`run.sh`:
```
#!/bin/bash
# the make line also repeats each setting of config.mk as NAME=value (left out here)
make -C /OpenROAD-flow-scripts/flow DESIGN_CONFIG=/design/flow/config.mk WORK_HOME=/design/flow/orfs CLKGATE_MAP_FILE= finish
```
`config.mk`:
```
export PLATFORM = sky130hd
export DESIGN_NAME = initialization
export DESIGN_NICKNAME = initialization
export VERILOG_FILES = /design/flow/design.v
export SDC_FILE = /design/flow/constraint.sdc
export NUM_CORES = 4
export LEC_CHECK = 0
export CAP_MARGIN = 10
export CORE_MARGIN = 2
export CORE_UTILIZATION = 72
export CTS_CLUSTER_SIZE = 37
export PLACE_DENSITY = 0.64
export SETUP_SLACK_MARGIN = 0.45
export SLEW_MARGIN = 20
export TNS_END_PERCENT = 75
```
`constraint.sdc`:
```
create_clock -name core_clock -period 3.39 [get_ports {clk}]
set_input_delay 0.6780 -clock core_clock [delete_from_list [all_inputs] [get_ports {clk}]]
set_output_delay 0.6780 -clock core_clock [all_outputs]
set_load 0.01 [all_outputs]
```
`design.v`:
```
`timescale 1ns/1ps
  module sbox(
    input [63:0] x0, x1, x2, x3, x4,
    output [63:0] sl0, sl1, sl2, sl3, sl4
    );
            assign sl0 = (x4 & x1) ^ x3 ^ (x2 & x1) ^ x2 ^ (x1 & x0) ^ x1 ^ x0;      
            assign sl1 = x4 ^ (x3 & x2) ^ (x3 & x1) ^ x3 ^ x2 ^ x1 ^ x0 ^ (x2 & x1);
            assign sl2 = (x4 & x3) ^ x4 ^ x2 ^ x1 ^ 64'hffffffffffffffff;               
            assign sl3 = (x4 & x0) ^ (x3 & x0) ^ x4 ^ x3 ^ x2 ^x1 ^ x0;                 
            assign sl4 = (x4 & x1) ^ x4 ^ x3 ^ (x1 & x0) ^ x1;                          
        endmodule
`timescale 1ns / 1ps
module linear_sub(
        input [63:0] x0, x1, x2, x3, x4,
    output [63:0] o0, o1, o2, o3, o4
    );
    assign o0 = x0 ^ ((x0 >> 19) | ((x0 & (1<<19)-1) << (64-19))) ^ ((x0 >> 28) | ((x0 & (1<<28)-1) << (64-28)));
    assign o1 = x1 ^ ((x1 >> 61) | ((x1 & (1<<61)-1) << (64-61))) ^ ((x1 >> 39) | ((x1 & (1<<39)-1) << (64-39)));
    assign o2 = x2 ^ ((x2 >> 1)  | ((x2 & (1<<1)-1) << (64-1)))   ^ ((x2 >> 6)  | ((x2 & (1<<6)-1)  << (64-6)));
    assign o3 = x3 ^ ((x3 >> 10) | ((x3 & (1<<10)-1) << (64-10))) ^ ((x3 >> 17) | ((x3 & (1<<17)-1) << (64-17)));
    assign o4 = x4 ^ ((x4 >> 7)  | ((x4 & (1<<7)-1) << (64-7)))   ^ ((x4 >> 41) | ((x4 & (1<<41)-1) << (64-41)));
endmodule
module RND_Const(
    input  [63:0] x2_in,
    input  [3:0]  rnd,
    input [3:0] rnds,
    output [63:0] x2_out
);
reg [63:0] out_buf;
reg [7:0] rc;
assign x2_out = out_buf;
always @(*) begin
    if(rnds==6)
        rc = 8'h96 - rnd*8'h0F;
    else if(rnds==8)
        rc = 8'hB4 - rnd*8'h0F;
    else
        rc = 8'hF0 - rnd*8'h0F;
    out_buf = x2_in ^ {56'd0, rc};
end
endmodule
`timescale 1ns / 1ps
module Perm(
    input clk,
    input [319:0] S,
    input start,
    input [3:0]rnd_type,
    output reg finish,
    output reg [319:0] S_out
    );
    wire [63:0] x0,x1,x2,x3,x4;
    reg [63:0] x0_t,x1_t,x2_t,x3_t,x4_t;
    reg [3:0] rnd_total,rnd_no;
    always@(posedge clk)begin
    if(start==1)begin
    {x0_t,x1_t,x2_t,x3_t,x4_t}<=S;
    rnd_total<=rnd_type;
    rnd_no<=0;
    finish<=0;
    end
    else if(start!=1 && rnd_no<rnd_total) begin
    x0_t <= x0;
    x1_t <= x1;
    x2_t <= x2;
    x3_t <= x3;
    x4_t <= x4;
    rnd_no<=rnd_no+1;
    end
    else if(rnd_no==rnd_total)begin
    finish<=1;
    S_out<={x0_t,x1_t,x2_t,x3_t,x4_t};
    end
    end
    wire [63:0]a1;
    RND_Const  L1(.rnds(rnd_total),.x2_in(x2_t),.rnd(rnd_no),.x2_out(a1));
    wire [63:0] b0,b1,b2,b3,b4;
    sbox L2(.x0(x0_t),.x1(x1_t),.x2(a1),.x3(x3_t),.x4(x4_t),
            .sl0(b0),.sl1(b1),.sl2(b2),.sl3(b3),.sl4(b4));
    linear_sub L3(.x0(b0),.x1(b1),.x2(b2),.x3(b3),.x4(b4),
            .o0(x0),.o1(x1),.o2(x2),.o3(x3),.o4(x4));
 endmodule           
`timescale 1ns / 1ps
module initialization(
    input [127:0]key,
    input [127:0]nonce,
    input clk,
    input rst,
    input start,
    output reg finish,
    output reg [319:0] state
 );
   reg [319:0]S;
   wire[319:0] perm_out;
   reg [2:0]layer;
   reg perm_start;
   wire perm_done;
   localparam [63:0] IV= 64'h00001000808c0001;
   localparam [3:0] rnd= 4'd12;
   localparam Idle=2'd0;
   localparam Permu=2'd1;
   localparam key_xor =2'd2;
   localparam done =2'd3;
   always@(posedge clk)begin
   if(rst) begin
   layer<= Idle;
   perm_start<=0;
   finish<=0;
   end
   else begin
   case(layer)
       Idle: begin
       if(start) begin
       finish<=0;
       S<={IV,key,nonce};
       perm_start <=1'b1;
       layer<=Permu;
       end
       end
       Permu: begin
       perm_start<=0;
       if(perm_done && !perm_start)begin
       layer<=key_xor;
       S<=perm_out;
       end
       end
       key_xor:begin
       S<=S^{192'b0,key};
       layer<=done;
       end
       done: begin
       state<=S;
       finish<=1;
       layer<=Idle;
       end
       endcase
       end
       end
       Perm P(.clk(clk),.S(S),.start(perm_start),.rnd_type(rnd),.finish(perm_done),.S_out(perm_out));
endmodule
```
==> impl_metrics.tcl, run 1 <==
# yosys + openroad results
set metrics [dict create \
    area_leaders "edfxtp_1 (62%), xnor2_1 (13%), xor2_1 (5.0%)" \
    worstPathArrival_ps 4000 \
    hold_path_class "flip-flop to flip-flop" \
    final-max-slew-violation-count 0 \
    timing.critical_path.from "P.rnd_no[2]" \
    htreeDepth 4 \
    simple_gate_share 0.0697 \
    first_pass_grt_wire_length_um 343000 \
    cts-buffers-inserted 130 \
    final_report_hold_violation_count 0 \
    numPortBuffers 579 \
    check-failures "negative setup slack" \
    hold_buffers 0 \
    startpoint_to_endpoint_class_of_the_critical_path "flip-flop to flip-flop" \
    initCoreUtil 0.725 \
    number_of_global_route_vias_before_repair 45900 \
    cts_root_buf "clkbuf_16" \
    ys_ff 1291 \
    grt_max_degree 226 \
    worst_r2r_path_depth 14 \
    final.fill_count 3032 \
    crit-reg2reg-launch "P.rnd_no[2]" \
    whs_path_depth 0 \
    globalRouteTotalUtil 0.567 \
    fp.coreArea_um2 85000 \
    r2r_slack_ps -80 \
    async_reset_ff_frac 0 \
    synthMuxAreaShare 0.0413 \
    ys_sh_xor 0.192 \
    synth_top_cell_by_count "edfxtp_1" \
    total_number_of_cells_along_the_worst_setup_path 14 \
    place_hpwl_um 162000 \
    syn-instance-count 4439 \
    endpoint "P.x2_t[5]" \
    rsz0062_at_grt "yes" \
    start_point_of_the_worst_min_delay_path "S[269]" \
    yosys-stat-area_um2 61600 \
    dr.pass1.iters 13 \
    run_status "finished with violations" \
    routabilityCongestion 1.08 \
    critical_path.cell_chain "inv_2 -> fa_1 -> ha_1 -> inv_2 -> ha_4 -> buf_4 -> buf_6 -> ha_4 -> a21o_1 -> a21oi_4 -> xnor3_2 -> xnor2_4 -> xnor2_1 -> mux2_2" \
    critical_path.reg2reg.endpoint "P.x2_t[5]" \
    std_cell_rows 107 \
    worst_setup_hold_path_clk_slew_ps 60 \
    yosys.stat.seqShare 0.628 \
    layout_worst_path_cycle_share 1.02 \
    synth.logic.top_family "XOR/XNOR gates" \
    log.warning_count 68 \
    die_y_um 296 \
    postSynthNetCount 4720 \
    cts_tree "done" \
    synth.cell_area_um2 61600 \
    final.setup_skew_ps 48.5 \
    mean_syn_cell_area_um2 13.9 \
    route.vias.total 48000 \
    synth-edff-count 1280 \
    post-route-min-period_ps 3470 \
    vias_per_cell 7.32 \
    max-slew-margin-rel 0.0991 \
    routed_wirelength_um 254000 \
    clock-sinks 1291 \
    maxCapViolations 0 \
    initial_antenna_violation_count 26 \
    first_iter_violations 10900 \
    ys_sh_adder 0.00471 \
    ys_sh_aoi 0.0549 \
    critical-path-top-delay-family "adder cells" \
    setup_ws_ps -83.5 \
    synthDominantAreaCellType "edfxtp_1" \
    postSynth.topFlopCell "edfxtp_1" \
    max-clock-path-buffers 3 \
    synthTopCellsByCount "edfxtp_1 (1280), xnor2_1 (903), nand2_1 (490)" \
    synth.yosys.num_cells 4439 \
    max_freq_ghz 0.288 \
    cp_slowest_stage_delay_ps 460 \
    dieArea_um2 87900 \
    drt-wirelength-per-cell_um 38.7 \
    setup_viol 21 \
    critical_path_required_ps 3920 \
    io_pins 580 \
    crit_path_max_fanout 3 \
    crit_buf_inv 4 \
    post-synth-top-area-fraction 0.624 \
    hold_path_end "state[269]" \
    synth.distinct_cells 41 \
    crit_path_end_kind "flip-flop" \
    overflow 0 \
    ant_nets 0 \
    final_nets 5563 \
    setup_tns_ps -802 \
    synth.yosys.warnings 3 \
    worst_slew_pin_slew_ps 1350 \
    start_kind "flip-flop" \
    utilization 0.890 \
    syn_to_final_growth_pct 22.8 \
    cp_slowest_cell "fa_1" \
    route.detailed.drc 0 \
    clk-insertion-delay-late_ps 820 \
    die_width_um 296 \
]
[final cells by class]
type	count	area (um^2)	share of cell area
flip-flops and latches	1291	38700	0.511
multi-input cells	2991	22900	0.303
repair buffers	851	8240	0.109
clock buffers	158	3410	0.0451
well taps	1144	1430	0.0189
clock inverters	78	826	0.0109
inverters	17	71.3	0.000943
diodes	21	52.6	0.000695
[repair_timing]
item	in CTS	in global routing
endpoints found under the setup margin	46	56
pin swaps	45	20
setup buffers	5	4
resized	57	38
hold endpoints to repair	0	0
[stage by stage]
stage | std cells | area (um^2) | hold slack (ps) | worst slack, ps
3_3_place_gp | 6284 | 70600 | 431 | -354
3_5_place_dp | 6284 | 70600 | 433 | -357
6_report | 6551 | 75600 | 451 | -83.5
5_1_grt | 6533 | 75600 | 461 | -224
2_1_floorplan | 4439 | 61700 | 420 | -14340
4_1_cts | 6525 | 75300 | 445 | -41.7
[per-layer routing]
metal,vias to the layer above,global-route usage,wire [um]
met5,-,0.0294,356
met4,20,0.470,29400
met3,1926,0.272,46500
met2,6196,0.808,105000
met1,22300,0.646,72100
li1,17600,-,-
==> inputs of run 2 (changes only) <==
- CAP_MARGIN: 10 -> 20
- CORE_UTILIZATION: 72 -> 64
- CTS_CLUSTER_SIZE: 37 -> default
- PLACE_DENSITY: 0.64 -> default
- SETUP_SLACK_MARGIN: 0.45 -> default
- TNS_END_PERCENT: 75 -> default
- clock period: 3.39 -> 2.42 ns (I/O delays scaled with it)
==> run 2 against run 1 <==
  * The layout still fails its checks (negative setup slack)
  * Non-clock buffer count rose by 373
  * Worst setup slack got worse by 980 ps
  * Count of clock-buffer cells in the layout rose by 6
  * Routed wire length fell by 11%
  * Highest routed layer unchanged
==> impl_metrics.tcl, run 2 <==
# yosys + openroad results
set metrics [dict create \
    place_worst_setup_slack_ps -1230 \
    post-route-min-period_ps 3480 \
    hold_buffers 0 \
    place_hpwl_um 165000 \
    synth.logic.top_family "XOR/XNOR gates" \
    overflow 0 \
    cp_slowest_cell "fa_1" \
    synth_top_cell_by_count "edfxtp_1" \
    met2RoutedLength_um 102000 \
    final_nets 5938 \
    log.warning_count 52 \
    stdcell_area_um2 79200 \
    critical_path.cell_chain "inv_2 -> fa_1 -> ha_4 -> inv_2 -> ha_4 -> fa_2 -> xnor2_2 -> buf_6 -> mux2i_4 -> xnor2_2 -> xnor3_1 -> xnor2_1 -> o21ai_1" \
    postSynth.topFlopCell "edfxtp_1" \
    run_status "finished with violations" \
    routed_wirelength_um 225000 \
    dieArea_um2 98700 \
    std_cell_rows 113 \
    utilization 0.832 \
    worst_setup_hold_path_clk_slew_ps 70 \
    globalRouteTotalUtil 0.450 \
    rsz0062_at_grt "yes" \
    post-synth-top-area-fraction 0.624 \
    synth.yosys.num_cells 4439 \
    synthDominantAreaCellType "edfxtp_1" \
    crit_buf_inv 3 \
    final_report_hold_violation_count 0 \
    wl_met3_um 29800 \
    final.setup_skew_ps 32.5 \
    highest_layer "met5" \
    synthMuxAreaShare 0.0413 \
    fp.coreArea_um2 95200 \
    r2r_slack_ps -1060 \
    clk-insertion-delay-late_ps 770 \
    seq_area_um2 38700 \
    worst_r2r_path_depth 13 \
    die_y_um 314 \
    cp_slowest_stage_delay_ps 510 \
    hold_path_end "S[22]" \
    numPortBuffers 579 \
    postSynthNetCount 4720 \
    number_of_global_route_vias_before_repair 43200 \
    syn-instance-count 4439 \
    ys_sh_adder 0.00471 \
    max-clock-path-buffers 3 \
    cts_tree "done" \
    hold_path_class "input port to flip-flop" \
    max-slew-margin-rel 0.343 \
    crit-reg2reg-launch "P.rnd_no[1]" \
    yosys-stat-area_um2 61600 \
    start_kind "flip-flop" \
    async_reset_ff_frac 0 \
    synth.distinct_cells 41 \
    drt-wirelength-per-cell_um 32.0 \
    mean_syn_cell_area_um2 13.9 \
    cts_root_buf "clkbuf_16" \
    grt_max_degree 163 \
    syn_to_final_growth_pct 28.6 \
    met1Wirelength_um 76700 \
    die_width_um 314 \
    dr.pass1.iters 8 \
    ys_ff 1291 \
    first_pass_grt_wire_length_um 312000 \
    final.fill_count 4741 \
    final-max-slew-violation-count 0 \
    first_iter_violations 7459 \
    synth-edff-count 1280 \
    critical_path_required_ps 2910 \
    io_pins 580 \
    ys_sh_xor 0.192 \
    simple_gate_share 0.0697 \
    ant_nets 0 \
    final-comb-area_um2 23200 \
    htreeDepth 4 \
    critical_path.reg2reg.endpoint "P.x1_t[6]" \
    setup_ws_ps -1060 \
    ys_sh_aoi 0.0549 \
    setup_viol 65 \
    max_freq_ghz 0.287 \
    maxCapViolations 0 \
    total_number_of_cells_along_the_worst_setup_path 13 \
    route.vias.total 44800 \
    worstPathArrival_ps 3980 \
    yosys.stat.seqShare 0.628 \
    timing.critical_path.from "P.rnd_no[1]" \
    vias_per_cell 6.37 \
    worst_slew_pin_slew_ps 986 \
    area_leaders "edfxtp_1 (62%), xnor2_1 (13%), xor2_1 (5.0%)" \
    start_point_of_the_worst_min_delay_path "nonce[22]" \
    whs_path_depth 3 \
    route.detailed.drc 0 \
    synthTopCellsByCount "edfxtp_1 (1280), xnor2_1 (903), nand2_1 (490)" \
    endpoint "P.x1_t[6]" \
    initial_antenna_violation_count 16 \
    crit_path_max_fanout 3 \
    layout_worst_path_cycle_share 1.44 \
    critical-path-top-delay-family "adder cells" \
    startpoint_to_endpoint_class_of_the_critical_path "flip-flop to flip-flop" \
    synth.yosys.warnings 3 \
    clock-sinks 1291 \
    synth.cell_area_um2 61600 \
    dpl_cell_area_um2 73800 \
    initCoreUtil 0.647 \
    check-failures "negative setup slack" \
    crit_path_end_kind "flip-flop" \
    cts-buffers-inserted 132 \
    routabilityCongestion 1.08 \
]
-- run 2: stage by stage --
stage                     hold slack (ps)  std cells  TNS (ps)
final                                 384       7033    -42180
after global routing                  408       7022    -47520
after CTS                             358       7013    -41290
after detailed placement              441       6769    -60480
after global placement                441       6769    -63240
after floorplan                       420       4439  -7612900
-- run 2: cell type report --
cell class                      instances  share of cell area
Clock buffer                          164              0.0450
Tap cell                             1265              0.0200
Sequential cell                      1291               0.488
Antenna cell                           11            0.000348
Inverter                               17            0.000869
Multi-Input combinational cell       2991               0.293
Clock inverter                         70             0.00841
Timing Repair Buffer                 1224               0.144
-- run 2: timing repair --
action                     4_1_cts  5_1_grt
setup endpoints to repair       73       87
pin swaps                       61       59
buffers inserted                11       11
gates resized                  111       79
-- run 2: per-layer routing --
layer  up-vias  GRT usage
met5         -          0
met4        16      0.265
met3       788      0.115
met2      3888      0.697
met1     21800      0.579
li1      18300          -
==> inputs of run 3 (changes only) <==
- CORE_UTILIZATION: 64 -> 70
- CTS_CLUSTER_DIAMETER: default -> 356
- TNS_END_PERCENT: default -> 70
- clock period: 2.42 -> 3.23 ns (I/O delays scaled with it)
==> run 3 against run 2 <==
  * Non-clock buffer count fell by 327
  * Utilization rose by 4.1 points
  * Final cell count fell by 6.1%
  * Sequential cell count did not move
  * Worst setup slack improved by 800 ps
  * Still fails the layout checks on negative setup slack
  * Critical path type unchanged
  * Global-route usage rose by 8.0 points
  * Count of clock-buffer cells in the layout fell by 3
==> impl_metrics.tcl, run 3 <==
# yosys + openroad results
set metrics [dict create \
    async_reset_ff_frac 0 \
    grtUsageMet2 0.786 \
    worstPathArrival_ps 4020 \
    total_number_of_cells_along_the_worst_setup_path 14 \
    vias_per_cell 7.02 \
    hold_path_class "flip-flop to flip-flop" \
    worst_setup_hold_path_clk_slew_ps 70 \
    postSynthNetCount 4720 \
    final-max-slew-violation-count 0 \
    syn_to_final_growth_pct 23.4 \
    ys_sh_aoi 0.0549 \
    ys_sh_xor 0.192 \
    numPortBuffers 579 \
    ys_sh_adder 0.00471 \
    setup_viol 41 \
    io_pins 580 \
    max-clock-path-buffers 3 \
    routabilityCongestion 1.10 \
    crit-reg2reg-launch "P.rnd_no[2]" \
    grt.met3_usage 0.202 \
    first_iter_violations 9360 \
    initCoreUtil 0.708 \
    fp.coreArea_um2 87000 \
    utilization 0.873 \
    route.vias.total 46400 \
    area_leaders "edfxtp_1 (62%), xnor2_1 (13%), xor2_1 (5.0%)" \
    overflow 0 \
    run_status "finished with violations" \
    critical_path.reg2reg.endpoint "P.x2_t[2]" \
    grtUsageMet1 0.628 \
    synth_top_cell_by_count "edfxtp_1" \
    cts_tree "done" \
    post-synth-top-area-fraction 0.624 \
    dieArea_um2 90400 \
    place_hpwl_um 161000 \
    synth-edff-count 1280 \
    critical-path-top-delay-family "adder cells" \
    final_report_hold_violation_count 0 \
    grt_max_degree 154 \
    clk-insertion-delay-late_ps 790 \
    std_cell_rows 108 \
    hold_path_end "state[275]" \
    crit_path_end_kind "flip-flop" \
    start_kind "flip-flop" \
    final.hold.worst_slack_ps 439 \
    startpoint_to_endpoint_class_of_the_critical_path "flip-flop to flip-flop" \
    maxCapViolations 0 \
    critical_path.cell_chain "inv_2 -> fa_1 -> ha_4 -> inv_2 -> ha_4 -> fa_2 -> xnor2_2 -> buf_6 -> buf_12 -> xor2_4 -> xnor2_2 -> buf_4 -> xnor2_1 -> mux2_2" \
    die_width_um 301 \
    endpoint "P.x2_t[2]" \
    dr.pass1.iters 7 \
    synth.cell_area_um2 61600 \
    crit_buf_inv 5 \
    synth.distinct_cells 41 \
    synth.logic.top_family "XOR/XNOR gates" \
    check-failures "negative setup slack" \
    first_pass_grt_wire_length_um 333000 \
    setup_ws_ps -261 \
    synth.yosys.warnings 3 \
    simple_gate_share 0.0697 \
    final_nets 5609 \
    synthTopCellsByCount "edfxtp_1 (1280), xnor2_1 (903), nand2_1 (490)" \
    clock-sinks 1291 \
    seq_area_um2 38700 \
    max_freq_ghz 0.286 \
    mean_syn_cell_area_um2 13.9 \
    max-slew-margin-rel 0.264 \
    rsz0062_at_grt "yes" \
    gr-max-usage-layer "met2" \
    globalRouteTotalUtil 0.531 \
    ys_ff 1291 \
    timing.critical_path.from "P.rnd_no[2]" \
    worst_slew_pin_slew_ps 1100 \
    start_point_of_the_worst_min_delay_path "S[275]" \
    synth.yosys.num_cells 4439 \
    r2r_slack_ps -260 \
    final-comb-area_um2 22800 \
    whs_path_depth 0 \
    cp_slowest_stage_delay_ps 500 \
    cts-buffers-inserted 130 \
    yosys-stat-area_um2 61600 \
    cp_slowest_cell "fa_1" \
    post-route-min-period_ps 3490 \
    drt-wirelength-per-cell_um 36.7 \
    yosys.stat.seqShare 0.628 \
    final.setup_skew_ps 33.4 \
    routed_wirelength_um 242000 \
    syn-instance-count 4439 \
    synthDominantAreaCellType "edfxtp_1" \
    final.fill_count 3521 \
    critical_path_required_ps 3760 \
    initial_antenna_violation_count 30 \
    log.warning_count 73 \
    crit_path_max_fanout 3 \
    ant_nets 0 \
    cts_root_buf "clkbuf_16" \
    route.detailed.drc 0 \
    die_y_um 301 \
    postSynth.topFlopCell "edfxtp_1" \
    worst_r2r_path_depth 14 \
    number_of_global_route_vias_before_repair 45000 \
    htreeDepth 4 \
    synthMuxAreaShare 0.0413 \
    layout_worst_path_cycle_share 1.08 \
]
==> run 3: final cells by class <==
class	count	area share
inverter	17	0.000840
tap	1155	0.0190
multi-input combinational	2991	0.299
sequential	1291	0.509
clock buffer	161	0.0460
clock inverter	76	0.0114
antenna	15	0.000494
timing repair buffer	897	0.114
==> run 3: metrics by stage <==
step                      area, um^2  worst slack [ps]  TNS (ps)  std cells
after floorplan                61700            -14500  -9813920       4439
after global placement         71100              -468    -12280       6346
after detailed placement       71100              -493    -12900       6346
after CTS                      75700              -210     -2930       6583
after global routing           76000              -332     -8930       6591
final                          76000              -261     -5160       6603
==> run 3: repair_timing <==
| action | in CTS | in global routing |
|---|---|---|
| hold buffers | 0 | 0 |
| gates cloned | 0 | 0 |
| gates resized | 47 | 40 |
| setup buffers | 0 | 6 |
| endpoints found under the setup margin | 44 | 44 |
| pin swaps | 32 | 21 |
==> run 3: per-layer routing <==
metal	up-vias	routed length (um)	share of wire
met3	1435	40200	0.17
met2	5420	105000	0.43
li1	17600	-	-
met1	21900	72500	0.30
met5	-	141	0.00058
met4	22	24600	0.10
==> inputs of run 4 (changes only) <==
- ABC_AREA: default -> 1
- CELL_PAD_IN_SITES_DETAIL_PLACEMENT: default -> 2
- CORE_ASPECT_RATIO: default -> 1.75
- CORE_MARGIN: 2 -> 5
- CORE_UTILIZATION: 70 -> 28
- CTS_CLUSTER_DIAMETER: 356 -> default
- CTS_CLUSTER_SIZE: default -> 46
- GPL_ROUTABILITY_DRIVEN: default -> 1
- GPL_TIMING_DRIVEN: default -> 0
- HOLD_SLACK_MARGIN: default -> 0.08
- MIN_ROUTING_LAYER: default -> met2
- PLACE_DENSITY: default -> 0.38
- SLEW_MARGIN: 20 -> 0
- TNS_END_PERCENT: 70 -> 55
- clock period: 3.23 -> 5.0 ns (I/O delays scaled with it)
==> run 4 against run 3 <==
  * Now clean on timing, DRC and antenna
  * Worst setup slack improved by 690 ps
  * Non-clock buffer count increased by 41
  * Critical path depth increased by 3
  * Critical path type unchanged
  * Largest cell class unchanged
  * Highest routed layer unchanged
==> impl_metrics.tcl, run 4 <==
# yosys + openroad results
set metrics [dict create \
    run_status "finished clean" \
    start_kind "flip-flop" \
    cts-buffers-inserted 147 \
    r2r_slack_ps 430 \
    critical_path_required_ps 5550 \
    ys_sh_adder 0.00457 \
    fp.coreArea_um2 226000 \
    synth.yosys.warnings 3 \
    max-clock-path-buffers 4 \
    initial_antenna_violation_count 0 \
    post-synth-top-area-fraction 0.605 \
    postSynth.topFlopCell "edfxtp_1" \
    hold_buffers 0 \
    synth-edff-count 1280 \
    worst_slew_pin_slew_ps 1410 \
    first_pass_grt_wire_length_um 510000 \
    critical_path.reg2reg.endpoint "P.x1_t[31]" \
    simple_gate_share 0.125 \
    post-cts-setup-buffer-count 0 \
    routed_wirelength_um 399000 \
    std_cell_rows 231 \
    clk-insertion-delay-late_ps 850 \
    globalRouteTotalUtil 0.488 \
    critical-path-top-delay-family "simple AND/OR/NAND/NOR gates" \
    syn-instance-count 5825 \
    die_y_um 640 \
    grt_max_degree 87 \
    synth_top_cell_by_count "nand2_1" \
    overflow 0 \
    startpoint_to_endpoint_class_of_the_critical_path "flip-flop to flip-flop" \
    post-route-min-period_ps 4570 \
    cts_tree "done" \
    yosys-stat-area_um2 63500 \
    hold_path_end "state[166]" \
    route.detailed.drc 0 \
    timing.critical_path.from "P.rnd_no[1]" \
    crit_buf_inv 2 \
    numPortBuffers 579 \
    cts_root_buf "clkbuf_16" \
    synthTopCellsByCount "nand2_1 (1380), edfxtp_1 (1280), inv_1 (550)" \
    final.hold.worst_slack_ps 410 \
    synth.yosys.num_cells 5825 \
    ys_sh_xor 0.127 \
    setup_ws_ps 429 \
    worst_setup_hold_path_clk_slew_ps 70 \
    place_worst_setup_slack_ps 564 \
    rsz0062_at_grt "no" \
    synth.logic.top_family "XOR/XNOR gates" \
    htreeDepth 4 \
    dr.pass1.iters 7 \
    die_width_um 370 \
    yosys.stat.seqShare 0.608 \
    initCoreUtil 0.281 \
    vias_per_cell 6.92 \
    worstPathArrival_ps 5120 \
    clock-sinks 1291 \
    setup_viol 0 \
    dieArea_um2 237000 \
    synthDominantAreaCellType "edfxtp_1" \
    number_of_global_route_vias_before_repair 76500 \
    total_number_of_cells_along_the_worst_setup_path 17 \
    place_hpwl_um 321000 \
    maxCapViolations 0 \
    syn_to_final_growth_pct 28.4 \
    endpoint "P.x1_t[31]" \
    max-slew-margin-rel 0.0542 \
    async_reset_ff_frac 0 \
    postSynthNetCount 6106 \
    log.warning_count 37 \
    routabilityCongestion 1.08 \
    ys_sh_aoi 0.0907 \
    synth.cell_area_um2 63500 \
    ys_ff 1291 \
    crit-reg2reg-launch "P.rnd_no[1]" \
    start_point_of_the_worst_min_delay_path "S[166]" \
    mean_syn_cell_area_um2 10.9 \
    io_pins 580 \
    layout_worst_path_cycle_share 0.914 \
    final_nets 7043 \
    crit_path_end_kind "flip-flop" \
    final-max-slew-violation-count 0 \
    worst_r2r_path_depth 17 \
    post_cts_resize_count 0 \
    crit_path_max_fanout 5 \
    final_report_hold_violation_count 0 \
    max_freq_ghz 0.219 \
    final.setup_skew_ps 63.9 \
    cp_slowest_cell "nand3_1" \
    area_leaders "edfxtp_1 (60%), nand2_1 (8.2%), xor2_1 (6.6%)" \
    utilization 0.361 \
    first_iter_violations 15100 \
    synthMuxAreaShare 0 \
    drt-wirelength-per-cell_um 40.1 \
    hold_path_class "flip-flop to flip-flop" \
    critical_path.cell_chain "inv_1 -> fa_1 -> ha_1 -> inv_1 -> ha_1 -> fa_1 -> nand3_1 -> nor2b_1 -> nand3_1 -> nand3_2 -> nand2_4 -> nand2_1 -> nand3_1 -> nand2_1 -> nand2_1 -> nand3_1 -> nand2_1" \
    route.vias.total 69000 \
    cp_slowest_stage_delay_ps 510 \
    ant_nets 0 \
    whs_path_depth 0 \
    synth.distinct_cells 55 \
]
run 4: layout make-up:
cell class	count	area (um^2)
Fill cell	24100	144000
Timing Repair Buffer	788	8930
Inverter	577	2180
Clock inverter	73	739
Sequential cell	1291	38700
Multi-Input combinational cell	3807	22600
Clock buffer	174	3820
Buffer	150	681
Antenna cell	79	198
Tap cell	3029	3790
run 4: metrics by stage:
| step | cell area, um^2 | TNS, ps | instances |
|---|---|---|---|
| global route | 81400 | 0 | 9889 |
| detailed placement | 76400 | 0 | 9613 |
| floorplan | 63600 | -1439560 | 5825 |
| global placement | 73200 | -9121320 | 9433 |
| CTS | 81000 | 0 | 9860 |
| finish | 81600 | 0 | 9968 |
run 4: layer usage:
metal  up-vias  routed length [um]  GRT usage
li1      21600                   -          -
met1     21700                   0          -
met2     23100              200000      0.609
met3      2581              150000      0.582
met4        59               47200      0.172
met5         -                2340     0.0862
==> inputs of run 5 (changes only) <==
- ABC_AREA: 1 -> default
- CELL_PAD_IN_SITES_DETAIL_PLACEMENT: 2 -> default
- CORE_ASPECT_RATIO: 1.75 -> default
- CORE_MARGIN: 5 -> 2
- CORE_UTILIZATION: 28 -> 70
- CTS_CLUSTER_DIAMETER: default -> 268
- CTS_CLUSTER_SIZE: 46 -> 35
- GPL_ROUTABILITY_DRIVEN: 1 -> default
- GPL_TIMING_DRIVEN: 0 -> default
- HOLD_SLACK_MARGIN: 0.08 -> default
- MIN_ROUTING_LAYER: met2 -> default
- PLACE_DENSITY: 0.38 -> default
- SETUP_SLACK_MARGIN: default -> 0.61
- SLEW_MARGIN: 0 -> 20
- TNS_END_PERCENT: 55 -> 70
- clock period: 5.0 -> 2.36 ns (I/O delays scaled with it)
==> run 5 against run 4 <==
  * The run now fails in global routing
  * Synthesized cell count is 24% lower
  * Synthesized area is 3.1% lower
  * Die size is 62% lower
==> impl_metrics.tcl, run 5 <==
# implementation run metrics
set metrics [dict create \
    ys_sh_adder 0.00471 \
    dpl_cell_area_um2 73800 \
    yosys-stat-area_um2 61600 \
    synth_top_cell_by_count "edfxtp_1" \
    initCoreUtil 0.708 \
    io_pins 580 \
    cts-buffers-inserted 42 \
    routabilityCongestion 1.10 \
    synth-edff-count 1280 \
    synthDominantAreaCellType "edfxtp_1" \
    postSynthNetCount 4720 \
    synthMuxAreaShare 0.0413 \
    die_y_um 301 \
    run_status "did not finish" \
    synth.distinct_cells 41 \
    std_cell_rows 108 \
    post-synth-top-area-fraction 0.624 \
    place_hpwl_um 171000 \
    synth.yosys.num_cells 4439 \
    synth.cell_area_um2 61600 \
    simple_gate_share 0.0697 \
    async_reset_ff_frac 0 \
    max-clock-path-buffers 3 \
    syn-instance-count 4439 \
    synth.yosys.warnings 3 \
    clock-sinks 1291 \
    htreeDepth 2 \
    area_leaders "edfxtp_1 (62%), xnor2_1 (13%), xor2_1 (5.0%)" \
    fp.coreArea_um2 87000 \
    numPortBuffers 579 \
    hold_buffers 0 \
    synthTopCellsByCount "edfxtp_1 (1280), xnor2_1 (903), nand2_1 (490)" \
    dieArea_um2 90400 \
    ys_sh_aoi 0.0549 \
    ys_ff 1291 \
    mean_syn_cell_area_um2 13.9 \
    toolErrorMsg "[ERROR DPL-0038] Utilization greater than 100%, impossible to legalize" \
    ys_sh_xor 0.192 \
    yosys.stat.seqShare 0.628 \
    cts_root_buf "clkbuf_16" \
    die_width_um 301 \
    postSynth.topFlopCell "edfxtp_1" \
    lastStage "global routing" \
    synth.logic.top_family "XOR/XNOR gates" \
]
-- run 5: metrics by stage --
stage / setup TNS, ps / setup slack, ps / std cells / hold WS (ps)
after floorplan: -7689130 / -15370 / 4439 / 420
after global placement: -116100 / -1230 / 6683 / 446
after detailed placement: -138670 / -1280 / 6683 / 442
after CTS: -46700 / -1070 / 6907 / 456
-- run 5: repair_timing --
item	4_1_cts
gates cloned	0
setup endpoints to repair	1557
pin swaps	152
buffers inserted	163
gates resized	399
==> inputs of run 6 (changes only) <==
- ABC_AREA: default -> 0
- CELL_PAD_IN_SITES_DETAIL_PLACEMENT: default -> 2
- CORE_ASPECT_RATIO: default -> 1.07
- CORE_MARGIN: 2 -> 3
- CORE_UTILIZATION: 70 -> 25
- CTS_CLUSTER_DIAMETER: 268 -> 352
- CTS_CLUSTER_SIZE: 35 -> 37
- GPL_ROUTABILITY_DRIVEN: default -> 0
- GPL_TIMING_DRIVEN: default -> 0
- MAX_ROUTING_LAYER: default -> met4
- MIN_ROUTING_LAYER: default -> met2
- SETUP_SLACK_MARGIN: 0.61 -> -0.22
- SLEW_MARGIN: 20 -> 40
- TNS_END_PERCENT: 70 -> 35
- clock period: 2.36 -> 4.51 ns (I/O delays scaled with it)
==> run 6 against run 5 <==
  * The flow again stops in global routing
  * Synthesized cell count stayed put
  * Synthesized area stayed put
  * Die size increased to 2.8 times the previous value
==> impl_metrics.tcl, run 6 <==
# implementation run metrics
set metrics [dict create \
    place_inst 8313 \
    io_pins 580 \
    syn-instance-count 4439 \
    toolErrorMsg "[ERROR GRT-0116] Global routing finished with congestion. Check the congestion regions in the DRC Viewer." \
    lastStage "global routing" \
    place_worst_setup_slack_ps -269 \
    cts-buffers-inserted 40 \
    ys_ff 1291 \
    ys_sh_adder 0.00471 \
    max-clock-path-buffers 3 \
    globalRouteTotalUtil 0.552 \
    synthMuxAreaShare 0.0413 \
    synth_top_cell_by_count "edfxtp_1" \
    place_hpwl_um 260000 \
    numPortBuffers 579 \
    synthTopCellsByCount "edfxtp_1 (1280), xnor2_1 (903), nand2_1 (490)" \
    yosys.stat.seqShare 0.628 \
    initCoreUtil 0.253 \
    std_cell_rows 187 \
    postSynth.topFlopCell "edfxtp_1" \
    synthDominantAreaCellType "edfxtp_1" \
    ys_sh_aoi 0.0549 \
    dieArea_um2 252000 \
    post-synth-top-area-fraction 0.624 \
    overflow 430 \
    synth.logic.top_family "XOR/XNOR gates" \
    die_width_um 486 \
    postSynthNetCount 4720 \
    cts_root_buf "clkbuf_16" \
    area_leaders "edfxtp_1 (62%), xnor2_1 (13%), xor2_1 (5.0%)" \
    synth.distinct_cells 41 \
    post-cts-setup-buffer-count 0 \
    synth.cell_area_um2 61600 \
    synth.yosys.warnings 3 \
    ys_sh_xor 0.192 \
    synth-edff-count 1280 \
    mean_syn_cell_area_um2 13.9 \
    run_status "did not finish" \
    async_reset_ff_frac 0 \
    synth.yosys.num_cells 4439 \
    simple_gate_share 0.0697 \
    htreeDepth 2 \
    die_y_um 519 \
    fp.coreArea_um2 244000 \
    clock-sinks 1291 \
    yosys-stat-area_um2 61600 \
]
## run 6: routing by layer
metal | GRT overflow | global-route usage
met1 | - | -
met2 | 92 | 0.564
met3 | 280 | 0.636
met4 | 58 | 0.388
met5 | - | -
## run 6: what timing repair did
item,4_1_cts
endpoints found under the setup margin,21
endpoints found under the hold margin,0
resized,3
hold buffers,0
## run 6: stage by stage
stage          instance area (um^2)  utilization
2_1_floorplan                 61700            -
3_5_place_dp                  74200        0.305
4_1_cts                       75400        0.309
3_3_place_gp                  71500        0.293
==> inputs of run 7 (changes only) <==
- CAP_MARGIN: 20 -> 40
- CELL_PAD_IN_SITES_DETAIL_PLACEMENT: 2 -> 0
- CORE_ASPECT_RATIO: 1.07 -> default
- CORE_MARGIN: 3 -> 5
- CORE_UTILIZATION: 25 -> 48
- CTS_CLUSTER_DIAMETER: 352 -> 326
- CTS_CLUSTER_SIZE: 37 -> default
- GPL_TIMING_DRIVEN: 0 -> default
- MIN_ROUTING_LAYER: met2 -> default
- PLACE_DENSITY_LB_ADDON: default -> 0.14
- SETUP_SLACK_MARGIN: -0.22 -> 0.63
- SLEW_MARGIN: 40 -> 25
- TNS_END_PERCENT: 35 -> 20
- clock period: 4.51 -> 2.42 ns (I/O delays scaled with it)
==> run 7 against run 6 <==
  * Now fails the layout checks on negative setup slack
  * Synthesized cell count did not move
  * Die size fell by 46%
  * Synthesized area did not move
==> impl_metrics.tcl, run 7 <==
# yosys + openroad results
set metrics [dict create \
    run_status "finished with violations" \
    check-failures "negative setup slack" \
    setup_viol 80 \
    hold_path_end "S[15]" \
    seq_area_um2 38700 \
    initial_antenna_violation_count 22 \
    cp_slowest_cell "fa_2" \
    maxCapViolations 0 \
    post-route-min-period_ps 3460 \
    route.detailed.drc 0 \
    final.setup_skew_ps 36.0 \
    area_leaders "edfxtp_1 (62%), xnor2_1 (13%), xor2_1 (5.0%)" \
    syn-instance-count 4439 \
    postSynthNetCount 4720 \
    route.vias.total 44100 \
    initCoreUtil 0.483 \
    syn_to_final_growth_pct 36.6 \
    whs_path_depth 3 \
    setup_ws_ps -1040 \
    crit-reg2reg-launch "P.rnd_no[2]" \
    worst_slew_pin_slew_ps 1060 \
    dieArea_um2 136000 \
    crit_buf_inv 3 \
    overflow 0 \
    number_of_global_route_vias_before_repair 41900 \
    hold_path_class "input port to flip-flop" \
    worstPathArrival_ps 4010 \
    ys_sh_aoi 0.0549 \
    synth.yosys.warnings 3 \
    mean_syn_cell_area_um2 13.9 \
    crit_path_end_kind "flip-flop" \
    max-clock-path-buffers 3 \
    final_nets 6167 \
    log.warning_count 49 \
    ant_nets 0 \
    cts_root_buf "clkbuf_16" \
    std_cell_rows 131 \
    final-max-slew-violation-count 0 \
    critical_path.cell_chain "inv_2 -> fa_2 -> ha_4 -> inv_2 -> ha_4 -> buf_4 -> ha_4 -> a21o_1 -> a21oi_4 -> xnor3_2 -> xnor2_4 -> xnor2_1 -> mux2_2" \
    post-synth-top-area-fraction 0.624 \
    synthDominantAreaCellType "edfxtp_1" \
    ys_ff 1291 \
    first_iter_violations 5826 \
    max_freq_ghz 0.289 \
    critical_path.reg2reg.endpoint "P.x2_t[5]" \
    yosys.stat.seqShare 0.628 \
    clock-sinks 1291 \
    final.fill_count 9220 \
    simple_gate_share 0.0697 \
    vias_per_cell 5.75 \
    dr.pass1.iters 6 \
    io_pins 580 \
    dpl_cell_area_um2 75000 \
    max-slew-margin-rel 0.292 \
    endpoint "P.x2_t[5]" \
    place_worst_setup_slack_ps -1250 \
    synthTopCellsByCount "edfxtp_1 (1280), xnor2_1 (903), nand2_1 (490)" \
    synth_top_cell_by_count "edfxtp_1" \
    timing.critical_path.from "P.rnd_no[2]" \
    fp.coreArea_um2 128000 \
    ys_sh_adder 0.00471 \
    crit_path_max_fanout 3 \
    die_width_um 368 \
    async_reset_ff_frac 0 \
    synth.yosys.num_cells 4439 \
    critical_path_required_ps 2970 \
    synth.logic.top_family "XOR/XNOR gates" \
    routed_wirelength_um 230000 \
    globalRouteTotalUtil 0.336 \
    start_point_of_the_worst_min_delay_path "nonce[15]" \
    synth-edff-count 1280 \
    synth.cell_area_um2 61600 \
    cp_slowest_stage_delay_ps 550 \
    drt-wirelength-per-cell_um 30.0 \
    yosys-stat-area_um2 61600 \
    critical-path-top-delay-family "adder cells" \
    layout_worst_path_cycle_share 1.43 \
    synth.distinct_cells 41 \
    stdcell_area_um2 84100 \
    place_hpwl_um 173000 \
    clk-insertion-delay-late_ps 820 \
    startpoint_to_endpoint_class_of_the_critical_path "flip-flop to flip-flop" \
    total_number_of_cells_along_the_worst_setup_path 13 \
    ys_sh_xor 0.192 \
    critical_path.most_common_cell "ha_4" \
    htreeDepth 4 \
    setup_tns_ps -50430 \
    start_kind "flip-flop" \
    grt_max_degree 144 \
    r2r_slack_ps -1040 \
    rsz0062_at_grt "yes" \
    cts_tree "done" \
    worst_r2r_path_depth 13 \
    postSynth.topFlopCell "edfxtp_1" \
    final.hold.worst_slack_ps 345 \
    synthMuxAreaShare 0.0413 \
    cts-buffers-inserted 140 \
    numPortBuffers 579 \
    worst_setup_hold_path_clk_slew_ps 60 \
    first_pass_grt_wire_length_um 314000 \
    final-comb-area_um2 25100 \
    die_y_um 368 \
    final_report_hold_violation_count 0 \
]
[run 7: repair_timing]
| action | in CTS | in global routing |
|---|---|---|
| gates cloned | 3 | 4 |
| hold buffers | 0 | 0 |
| setup endpoints to repair | 1362 | 1478 |
| setup buffers | 58 | 96 |
| gates resized | 319 | 330 |
| pin swaps | 120 | 163 |
[run 7: area by class of cell]
cell class | count | area share
flip-flops and latches | 1291 | 0.460
multi-input cells | 2991 | 0.298
repair buffers | 1445 | 0.162
clock buffers | 167 | 0.0436
well taps | 1662 | 0.0247
clock inverters | 79 | 0.0108
inverters | 17 | 0.000848
diodes | 18 | 0.000535
[run 7: per-layer routing]
layer | global-route usage | up-vias | part of all wire
li1 | - | 18800 | -
met1 | 0.434 | 21900 | 0.38
met2 | 0.506 | 2751 | 0.46
met3 | 0.0730 | 614 | 0.11
met4 | 0.161 | 0 | 0.060
met5 | - | - | 0
[run 7: stage by stage]
| stage | std cells | utilization |
|---|---|---|
| after global routing | 7665 | 0.660 |
| after CTS | 7552 | 0.639 |
| after floorplan | 4439 | - |
| final | 7670 | 0.660 |
| after detailed placement | 7245 | 0.588 |
| after global placement | 7245 | 0.588 |
==> inputs of run 8 (changes only) <==
- ABC_AREA: 0 -> default
- CAP_MARGIN: 40 -> 20
- CELL_PAD_IN_SITES_DETAIL_PLACEMENT: 0 -> default
- CORE_MARGIN: 5 -> 2
- CORE_UTILIZATION: 48 -> 72
- CTS_CLUSTER_DIAMETER: 326 -> default
- CTS_CLUSTER_SIZE: default -> 37
- GPL_ROUTABILITY_DRIVEN: 0 -> default
- MAX_ROUTING_LAYER: met4 -> default
- PLACE_DENSITY: default -> 0.64
- PLACE_DENSITY_LB_ADDON: 0.14 -> default
- SETUP_SLACK_MARGIN: 0.63 -> default
- SLEW_MARGIN: 25 -> 20
- TNS_END_PERCENT: 20 -> 75
- clock period: 2.42 -> 3.39 ns (I/O delays scaled with it)
==> run 8 against run 7 <==
  * Still fails the layout checks on negative setup slack
  * Count of clock-buffer cells in the layout fell by 9
  * Worst setup slack improved by 950 ps
  * Register-to-register slack improved by 950 ps
  * Via count rose by 8.6%
  * Highest routed layer is now met5
==> impl_metrics.tcl, run 8 <==
# yosys + openroad results
set metrics [dict create \
    run_status "finished with violations" \
    check-failures "negative setup slack" \
    synth.yosys.warnings 3 \
    r2r_slack_ps -90 \
    max_freq_ghz 0.287 \
    max-slew-margin-rel 0.132 \
    cts_tree "done" \
    hold_path_end "state[155]" \
    final_report_hold_violation_count 0 \
    route.vias.total 47900 \
    ys_ff 1291 \
    final.setup_skew_ps 46.1 \
    cp_slowest_cell "fa_2" \
    yosys-stat-area_um2 61600 \
    die_width_um 296 \
    worst_setup_hold_path_clk_slew_ps 70 \
    start_kind "flip-flop" \
    whs_path_depth 0 \
    critical_path.cell_chain "inv_2 -> fa_1 -> ha_1 -> inv_2 -> ha_4 -> fa_2 -> xnor2_1 -> buf_4 -> mux2i_4 -> xnor2_2 -> xnor3_1 -> xnor2_1 -> o21ai_1" \
    start_point_of_the_worst_min_delay_path "S[155]" \
    synth.yosys.num_cells 4439 \
    async_reset_ff_frac 0 \
    maxCapViolations 0 \
    synthMuxAreaShare 0.0413 \
    route.detailed.drc 0 \
    setup_viol 18 \
    grt_max_degree 226 \
    drt-wirelength-per-cell_um 38.4 \
    crit-reg2reg-launch "P.rnd_no[2]" \
    globalRouteTotalUtil 0.568 \
    synth.distinct_cells 41 \
    rsz0062_at_grt "yes" \
    worst_r2r_path_depth 13 \
    clock-sinks 1291 \
    worst_slew_pin_slew_ps 1290 \
    fp.coreArea_um2 85000 \
    simple_gate_share 0.0697 \
    timing.critical_path.from "P.rnd_no[2]" \
    startpoint_to_endpoint_class_of_the_critical_path "flip-flop to flip-flop" \
    syn_to_final_growth_pct 22.5 \
    hold_path_class "flip-flop to flip-flop" \
    cp_slowest_stage_delay_ps 530 \
    setup_tns_ps -664 \
    endpoint "P.x1_t[6]" \
    routed_wirelength_um 251000 \
    initCoreUtil 0.725 \
    syn-instance-count 4439 \
    post-route-min-period_ps 3480 \
    dieArea_um2 87900 \
    synth_top_cell_by_count "edfxtp_1" \
    yosys.stat.seqShare 0.628 \
    clk-insertion-delay-late_ps 810 \
    vias_per_cell 7.31 \
    first_pass_grt_wire_length_um 343000 \
    critical_path_required_ps 3880 \
    routabilityCongestion 1.08 \
    cts-buffers-inserted 130 \
    area_leaders "edfxtp_1 (62%), xnor2_1 (13%), xor2_1 (5.0%)" \
    synthTopCellsByCount "edfxtp_1 (1280), xnor2_1 (903), nand2_1 (490)" \
    first_iter_violations 10700 \
    synth.logic.top_family "XOR/XNOR gates" \
    synth-edff-count 1280 \
    std_cell_rows 107 \
    die_y_um 296 \
    postSynthNetCount 4720 \
    postSynth.topFlopCell "edfxtp_1" \
    ys_sh_adder 0.00471 \
    critical-path-top-delay-family "adder cells" \
    post-synth-top-area-fraction 0.624 \
    ys_sh_aoi 0.0549 \
    number_of_global_route_vias_before_repair 45900 \
    final.fill_count 3056 \
    final-max-slew-violation-count 0 \
    place_hpwl_um 162000 \
    worstPathArrival_ps 3970 \
    cts_root_buf "clkbuf_16" \
    critical_path.reg2reg.endpoint "P.x1_t[6]" \
    crit_buf_inv 3 \
    htreeDepth 4 \
    io_pins 580 \
    overflow 0 \
    setup_ws_ps -91.8 \
    numPortBuffers 579 \
    dr.pass1.iters 10 \
    ant_nets 0 \
    initial_antenna_violation_count 30 \
    layout_worst_path_cycle_share 1.03 \
    crit_path_max_fanout 3 \
    synthDominantAreaCellType "edfxtp_1" \
    synth.cell_area_um2 61600 \
    crit_path_end_kind "flip-flop" \
    max-clock-path-buffers 3 \
    ys_sh_xor 0.192 \
    utilization 0.887 \
    mean_syn_cell_area_um2 13.9 \
    total_number_of_cells_along_the_worst_setup_path 13 \
    log.warning_count 73 \
    final_nets 5563 \
]
## run 8: final cells by class
type / instances / area, um^2 / area share
flip-flops and latches: 1291 / 38700 / 0.513
repair buffers: 851 / 8240 / 0.109
diodes: 18 / 45.0 / 0.000597
clock inverters: 78 / 826 / 0.0109
multi-input cells: 2991 / 22700 / 0.301
clock buffers: 158 / 3410 / 0.0452
well taps: 1144 / 1430 / 0.0190
inverters: 17 / 71.3 / 0.000945
## run 8: what timing repair did
action	CTS	global route
resized	27	35
setup endpoints to repair	39	43
setup buffers	5	1
hold buffers	0	0
pin swaps	19	16
## run 8: routing by layer
layer  vias up  routed length [um]  global-route usage
met4        32               27600               0.468
li1      17600                   -                   -
met2      6245              106000               0.810
met5         -                 354              0.0155
met3      1823               45500               0.266
met1     22200               72500               0.653
## run 8: through the flow
stage	setup WS (ps)	cell area [um^2]	std cells	hold WS (ps)
floorplan	-14340	61700	4439	420
global placement	-354	70600	6284	431
detailed placement	-357	70600	6284	433
CTS	-36.0	75100	6525	445
global route	-190	75400	6534	454
finish	-91.8	75400	6548	449
==> inputs of run 9 (changes only) <==
- ABC_AREA: default -> 0
- CORE_MARGIN: 2 -> 5
- CORE_UTILIZATION: 72 -> 63
- CTS_CLUSTER_SIZE: 37 -> 60
- GPL_ROUTABILITY_DRIVEN: default -> 1
- PLACE_DENSITY: 0.64 -> 0.86
- SETUP_SLACK_MARGIN: default -> 0.86
- SLEW_MARGIN: 20 -> 40
- TNS_END_PERCENT: 75 -> default
- clock period: 3.39 -> 3.43 ns (I/O delays scaled with it)
==> run 9 against run 8 <==
  * Still fails the layout checks on negative setup slack
  * Sequential share of layout area is 0.53 points lower
  * Cell area is 1.1% higher
  * Maximum frequency is 0.37% higher
  * Critical path depth is 2 higher
==> impl_metrics.tcl, run 9 <==
# yosys + openroad results
set metrics [dict create \
    run_status "finished with violations" \
    check-failures "negative setup slack" \
    die_width_um 323 \
    routed_wirelength_um 218000 \
    number_of_global_route_vias_before_repair 41000 \
    setup_ws_ps -39.0 \
    max-clock-path-buffers 3 \
    initial_antenna_violation_count 17 \
    mean_syn_cell_area_um2 13.9 \
    overflow 0 \
    synth.cell_area_um2 61600 \
    final.fill_count 5485 \
    io_pins 580 \
    final-max-slew-violation-count 0 \
    cts_tree "done" \
    initCoreUtil 0.636 \
    cts_root_buf "clkbuf_16" \
    place_inst 6423 \
    hold_path_end "state[152]" \
    finalNonFillerCells 6689 \
    synthMuxAreaShare 0.0413 \
    final-comb-area_um2 23300 \
    clock-sinks 1291 \
    synth-edff-count 1280 \
    synth.distinct_cells 41 \
    vias_per_cell 6.40 \
    first_iter_violations 7071 \
    max_freq_ghz 0.288 \
    endpoint "P.x0_t[3]" \
    worstPathArrival_ps 3950 \
    synth.yosys.warnings 3 \
    worst_setup_hold_path_clk_slew_ps 60 \
    ys_sh_adder 0.00471 \
    synth.logic.top_family "XOR/XNOR gates" \
    critical_path.cell_chain "inv_2 -> fa_1 -> ha_4 -> inv_2 -> ha_4 -> fa_2 -> xnor2_2 -> buf_6 -> buf_6 -> xnor2_2 -> o21ai_1 -> xor2_1 -> buf_4 -> xnor2_1 -> o21ai_1" \
    final.hold.worst_slack_ps 447 \
    worst_slew_pin_slew_ps 1060 \
    worst_r2r_path_depth 15 \
    routabilityCongestion 1.07 \
    cts-buffers-inserted 132 \
    critical-path-top-delay-family "adder cells" \
    rsz0062_at_grt "yes" \
    critical_path_required_ps 3910 \
    syn-instance-count 4439 \
    simple_gate_share 0.0697 \
    setup_viol 6 \
    synthDominantAreaCellType "edfxtp_1" \
    std_cell_rows 114 \
    ant_nets 0 \
    ys_ff 1291 \
    postSynthNetCount 4720 \
    max-slew-margin-rel 0.297 \
    async_reset_ff_frac 0 \
    synth_top_cell_by_count "edfxtp_1" \
    crit_path_max_fanout 3 \
    route.vias.total 42800 \
    maxCapViolations 0 \
    ys_sh_aoi 0.0549 \
    seq_area_um2 38700 \
    total_number_of_cells_along_the_worst_setup_path 15 \
    yosys.stat.seqShare 0.628 \
    start_point_of_the_worst_min_delay_path "S[152]" \
    cp_slowest_stage_delay_ps 510 \
    crit-reg2reg-launch "P.rnd_no[1]" \
    drt-wirelength-per-cell_um 32.6 \
    r2r_slack_ps -40 \
    final_nets 5585 \
    syn_to_final_growth_pct 23.8 \
    synthTopCellsByCount "edfxtp_1 (1280), xnor2_1 (903), nand2_1 (490)" \
    cp_slowest_cell "fa_1" \
    final.setup_skew_ps 34.1 \
    timing.critical_path.from "P.rnd_no[1]" \
    numPortBuffers 579 \
    fp.coreArea_um2 96900 \
    clk-insertion-delay-late_ps 760 \
    route.detailed.drc 0 \
    log.warning_count 59 \
    post-synth-top-area-fraction 0.624 \
    critical_path.reg2reg.endpoint "P.x0_t[3]" \
    htreeDepth 4 \
    start_kind "flip-flop" \
    layout_worst_path_cycle_share 1.01 \
    dieArea_um2 104000 \
    area_leaders "edfxtp_1 (62%), xnor2_1 (13%), xor2_1 (5.0%)" \
    first_pass_grt_wire_length_um 302000 \
    hold_buffers 0 \
    ys_sh_xor 0.192 \
    die_y_um 323 \
    postSynth.topFlopCell "edfxtp_1" \
    place_hpwl_um 162000 \
    crit_path_end_kind "flip-flop" \
    whs_path_depth 0 \
    dr.pass1.iters 6 \
    globalRouteTotalUtil 0.410 \
    grt_max_degree 159 \
    post-route-min-period_ps 3470 \
    yosys-stat-area_um2 61600 \
    final_report_hold_violation_count 0 \
    synth.yosys.num_cells 4439 \
    hold_path_class "flip-flop to flip-flop" \
    crit_buf_inv 5 \
    startpoint_to_endpoint_class_of_the_critical_path "flip-flop to flip-flop" \
]
[run 9: metrics by stage]
| stage | util | TNS (ps) | area, um^2 | setup slack [ps] |
|---|---|---|---|---|
| finish | 0.787 | -150 | 76200 | -39.0 |
| floorplan | - | -6358170 | 61700 | -14300 |
| detailed placement | 0.732 | -3990 | 70900 | -226 |
| global placement | 0.732 | -3100 | 70900 | -210 |
| global route | 0.787 | -1910 | 76200 | -142 |
| CTS | 0.782 | -276 | 75700 | -62.5 |
[run 9: cell type report]
class | instances | area share
Multi-Input combinational cell | 2991 | 0.305
Antenna cell | 8 | 0.000263
Tap cell | 1276 | 0.0209
Sequential cell | 1291 | 0.507
Clock buffer | 159 | 0.0455
Timing Repair Buffer | 871 | 0.111
Clock inverter | 76 | 0.00849
Inverter | 17 | 0.000968
[run 9: repair_timing]
action,in CTS,in global routing
gates resized,104,58
buffers inserted,14,8
pin swaps,52,27
endpoints found under the setup margin,66,171
cloned,0,1
[run 9: routing by layer]
layer	vias up	share of wire	global-route usage	routed length, um
met5	-	0.00042	0	91
met4	14	0.068	0.219	14900
met3	700	0.13	0.113	28200
met2	3539	0.46	0.636	99300
met1	21000	0.35	0.535	75500
li1	17600	-	-	-
==> inputs of run 10 (changes only) <==
- ABC_AREA: 0 -> default
- CELL_PAD_IN_SITES_DETAIL_PLACEMENT: default -> 1
- CORE_ASPECT_RATIO: default -> 0.6
- CORE_MARGIN: 5 -> 7
- CORE_UTILIZATION: 63 -> 44
- CTS_CLUSTER_DIAMETER: default -> 170
- CTS_CLUSTER_SIZE: 60 -> default
- GPL_ROUTABILITY_DRIVEN: 1 -> default
- PLACE_DENSITY: 0.86 -> 0.44
- SETUP_SLACK_MARGIN: 0.86 -> -0.22
- SLEW_MARGIN: 40 -> 20
- clock period: 3.43 -> 6.01 ns (I/O delays scaled with it)
==> run 10 against run 9 <==
  * Clock skew down 11 ps
  * Register-to-register slack improved by 1900 ps
  * The run now finishes clean
  * Worst hold slack worse by 12 ps
==> impl_metrics.tcl, run 10 <==
# yosys + openroad results
set metrics [dict create \
    drt-wirelength-per-cell_um 34.9 \
    critical_path.cell_chain "inv_1 -> fa_1 -> ha_1 -> inv_1 -> ha_1 -> fa_1 -> xnor2_1 -> mux2i_1 -> xnor2_1 -> xnor3_1 -> xnor2_1 -> o21ai_0" \
    io_pins 580 \
    first_pass_grt_wire_length_um 336000 \
    final_nets 5396 \
    async_reset_ff_frac 0 \
    overflow 0 \
    synthTopCellsByCount "edfxtp_1 (1280), xnor2_1 (903), nand2_1 (490)" \
    seq_area_um2 38700 \
    critical-path-top-delay-family "adder cells" \
    die_width_um 497 \
    first_iter_violations 6065 \
    max_freq_ghz 0.243 \
    fp.coreArea_um2 139000 \
    setup_viol 0 \
    syn-instance-count 4439 \
    post_cts_resize_count 0 \
    whs_path_depth 0 \
    post-synth-top-area-fraction 0.624 \
    synthDominantAreaCellType "edfxtp_1" \
    place_hpwl_um 187000 \
    final.fill_count 13500 \
    final-comb-area_um2 22500 \
    area_leaders "edfxtp_1 (62%), xnor2_1 (13%), xor2_1 (5.0%)" \
    crit_buf_inv 2 \
    route.detailed.drc 0 \
    ant_nets 0 \
    dr.pass1.iters 6 \
    place_inst 6815 \
    routed_wirelength_um 247000 \
    run_status "finished clean" \
    hold_buffers 0 \
    post-cts-setup-buffer-count 0 \
    ys_sh_xor 0.192 \
    cp_slowest_cell "xnor2_1" \
    yosys.stat.seqShare 0.628 \
    synthMuxAreaShare 0.0413 \
    maxCapViolations 0 \
    postSynthNetCount 4720 \
    ys_sh_aoi 0.0549 \
    start_kind "flip-flop" \
    timing.critical_path.from "P.rnd_no[2]" \
    max-slew-margin-rel 0.113 \
    die_y_um 304 \
    final-max-slew-violation-count 0 \
    numPortBuffers 579 \
    syn_to_final_growth_pct 21.1 \
    crit_path_max_fanout 6 \
    post-route-min-period_ps 4120 \
    clock-sinks 1291 \
    rsz0062_at_grt "no" \
    simple_gate_share 0.0697 \
    vias_per_cell 5.84 \
    worstPathArrival_ps 4610 \
    total_number_of_cells_along_the_worst_setup_path 12 \
    worst_r2r_path_depth 12 \
    number_of_global_route_vias_before_repair 40300 \
    startpoint_to_endpoint_class_of_the_critical_path "flip-flop to flip-flop" \
    critical_path.reg2reg.endpoint "P.x1_t[6]" \
    log.warning_count 71 \
    start_point_of_the_worst_min_delay_path "S[276]" \
    htreeDepth 4 \
    max-clock-path-buffers 3 \
    dieArea_um2 151000 \
    postSynth.topFlopCell "edfxtp_1" \
    worst_slew_pin_slew_ps 1320 \
    cts_root_buf "clkbuf_16" \
    crit_path_end_kind "flip-flop" \
    initial_antenna_violation_count 31 \
    yosys-stat-area_um2 61600 \
    cts_tree "done" \
    clk-insertion-delay-late_ps 770 \
    synth-edff-count 1280 \
    synth.cell_area_um2 61600 \
    worst_setup_hold_path_clk_slew_ps 70 \
    synth.logic.top_family "XOR/XNOR gates" \
    crit-reg2reg-launch "P.rnd_no[2]" \
    grt_max_degree 158 \
    r2r_slack_ps 1890 \
    final.setup_skew_ps 23.3 \
    cp_slowest_stage_delay_ps 510 \
    std_cell_rows 106 \
    cts-buffers-inserted 133 \
    hold_path_end "state[276]" \
    ys_sh_adder 0.00471 \
    route.vias.total 41200 \
    endpoint "P.x1_t[6]" \
    mean_syn_cell_area_um2 13.9 \
    final_report_hold_violation_count 0 \
    initCoreUtil 0.443 \
    hold_path_class "flip-flop to flip-flop" \
    globalRouteTotalUtil 0.316 \
    synth_top_cell_by_count "edfxtp_1" \
    synth.yosys.num_cells 4439 \
    stdcell_area_um2 74600 \
    ys_ff 1291 \
    synth.yosys.warnings 3 \
    critical_path_required_ps 6500 \
    routabilityCongestion 1.02 \
    layout_worst_path_cycle_share 0.686 \
    dpl_cell_area_um2 70300 \
    critical_path.most_common_cell "xnor2_1" \
    setup_tns_ps 0 \
    synth.distinct_cells 41 \
    finalNonFillerCells 7062 \
]
==> run 10: layout make-up <==
type,count,share of cell area
Antenna cell,5,0.000168
Clock buffer,169,0.0483
Clock inverter,72,0.00825
Inverter,17,0.000956
Multi-Input combinational cell,2991,0.302
Sequential cell,1291,0.519
Tap cell,1836,0.0308
Timing Repair Buffer,681,0.0909
==> run 10: routing by layer <==
layer,vias to the layer above,wire (um),track usage
met5,-,75,0
li1,17200,-,-
met4,12,5990,0.0740
met2,2146,104000,0.453
met3,327,28200,0.0945
met1,21500,108000,0.470
==> run 10: metrics by stage <==
step                       util  worst slack [ps]  hold WS (ps)
after floorplan               -            -11720           420
after CTS                 0.536              1860           446
after detailed placement  0.505              1920           439
final                     0.536              1890           435
after global routing      0.536              1640           466
after global placement    0.505              1890           429
